==> run C: inputs <==
## ddr2_test
module ddr2_test
	(
	input  wire          clk,
	input  wire          reset,
	input  wire          writes_en,
	input  wire          reads_en,
	input  wire          calib_done, 
	output reg           ib_re,
	input  wire [31:0]   ib_data,
	input  wire [7:0]    ib_count,  
	input  wire          ib_valid,
	input  wire          ib_empty,
	output reg           ob_we,
	output reg  [31:0]   ob_data,
	input  wire [9:0]    ob_count,
	output reg           p0_rd_en_o, 
	input  wire          p0_rd_empty,
	input  wire [31:0]   p0_rd_data,
	input  wire          p0_cmd_full,
	output reg           p0_cmd_en,
	output reg  [2:0]    p0_cmd_instr,
	output reg  [29:0]   p0_cmd_byte_addr,
	output wire [5:0]    p0_cmd_bl_o, 
	input  wire          p0_wr_full,
	output reg           p0_wr_en,
	output reg  [31:0]   p0_wr_data,
	output wire [3:0]    p0_wr_mask,
	output reg [26:0]		MEMORY_COUNT  
	);
localparam FIFO_SIZE      = 1024;
localparam BURST_LEN      = 10;   
wire        rd_fifo_afull;
reg  [29:0] cmd_byte_addr_wr, cmd_byte_addr_rd;
reg  [5:0]  burst_cnt;
reg         write_mode;
reg         read_mode;
reg         reset_d;
assign p0_cmd_bl_o = BURST_LEN - 1;
assign p0_wr_mask = 4'b0000;
always @(posedge clk) write_mode <= writes_en;
always @(posedge clk) read_mode <= reads_en;
always @(posedge clk) reset_d <= reset;
integer state;
localparam s_idle  = 0,
           s_write1 = 10,
           s_write2 = 11,
           s_write3 = 12,
           s_read1 = 20,
           s_read2 = 21,
           s_read3 = 22,
           s_read4 = 23,
			  s_writecmd0 = 30,
			  s_writecmd1 = 31,
			  s_readcmd0 = 40,
			  s_readcmd1 = 41;
always @(posedge clk) begin
	if (reset_d) begin
		state           	<= s_idle;
  ...
clock: 2.05 ns
lec_check: 0
cap_margin: 0
core_margin: 2
core_utilization: 65
cts_cluster_size: 32
place_density: 0.6
slew_margin: 20
run.sh (not shown) runs the stock make flow with config.mk's settings and CLKGATE_MAP_FILE=.
==> run B (differences from run C) <==
- ABC_AREA: not set -> 1
- CAP_MARGIN: 0 -> 20
- CORE_UTILIZATION: 65 -> 45
- CTS_CLUSTER_SIZE: 32 -> not set
==> flow/constraint.sdc (replaced) <==
create_clock -name core_clock -period 1.07 [get_ports {clk}]
set_input_delay 0.2140 -clock core_clock [delete_from_list [all_inputs] [get_ports {clk}]]
set_output_delay 0.2140 -clock core_clock [all_outputs]
set_load 0.01 [all_outputs]
==> run P (differences from run C) <==
- ABC_AREA: not set -> 1
- CAP_MARGIN: 0 -> 20
- CORE_UTILIZATION: 65 -> 51
- CTS_CLUSTER_SIZE: 32 -> 99
- SETUP_SLACK_MARGIN: not set -> -0.08
==> flow/constraint.sdc (replaced) <==
create_clock -name core_clock -period 1.07 [get_ports {clk}]
set_input_delay 0.2140 -clock core_clock [delete_from_list [all_inputs] [get_ports {clk}]]
set_output_delay 0.2140 -clock core_clock [all_outputs]
set_load 0.01 [all_outputs]
==> run D (differences from run C) <==
- CAP_MARGIN: 0 -> 20
- CORE_UTILIZATION: 65 -> 56
- CTS_CLUSTER_SIZE: 32 -> not set
- PLACE_DENSITY: 0.6 -> not set
- SETUP_SLACK_MARGIN: not set -> -0.13
==> flow/constraint.sdc (replaced) <==
create_clock -name core_clock -period 1.35 [get_ports {clk}]
set_input_delay 0.2700 -clock core_clock [delete_from_list [all_inputs] [get_ports {clk}]]
set_output_delay 0.2700 -clock core_clock [all_outputs]
set_load 0.01 [all_outputs]
==> qor summary <==
Std cell rows: run P 47; run B 50; run D 44; run C 41
End of the worst hold path: run P reset_d$_DFF_P_; run B read_mode$_DFF_P_; run D -; run C reset_d$_DFF_P_
Number of max-capacitance violations reported: run P 0; run B 0; run D -; run C 0
Clock group power: run P 7120 µW; run B 6670 µW; run D -; run C 3190 µW
Hold/Removal Path Class: run P input pin to flop; run B input pin to flop; run D -; run C input pin to flop
CP Capture Point: run P MEMORY_COUNT[23]$_SDFFE_PP0P_; run B cmd_byte_addr_rd[24]$_SDFFE_PP0P_; run D -; run C MEMORY_COUNT[25]$_SDFFE_PP0P_
Req. time, crit path: run P 1.36 ns; run B 1.41 ns; run D -; run C 2.42 ns
Cell Area, Placed: run P 0.0130 mm²; run B 0.0131 mm²; run D 0.0123 mm²; run C 0.0107 mm²
Cell count along the critical path: run P 8; run B 9; run D -; run C 7
Result of the run: run P failed layout checks; run B failed layout checks; run D did not finish; run C finished clean
Last stage reached: run P -; run B -; run D global routing; run C -
Layout check failures: run P negative setup slack; run B negative setup slack; run D -; run C -
Xor/xnor share of the synthesized area: run P 0.00602; run B 0.00602; run D 0.0654; run C 0.0654
Total number of sequential cells: run P 196; run B 196; run D -; run C 196
Number of cells traversed by the worst hold path: run P 1; run B 1; run D -; run C 1
No activity file was given, so power comes from the tool's default toggle rates.
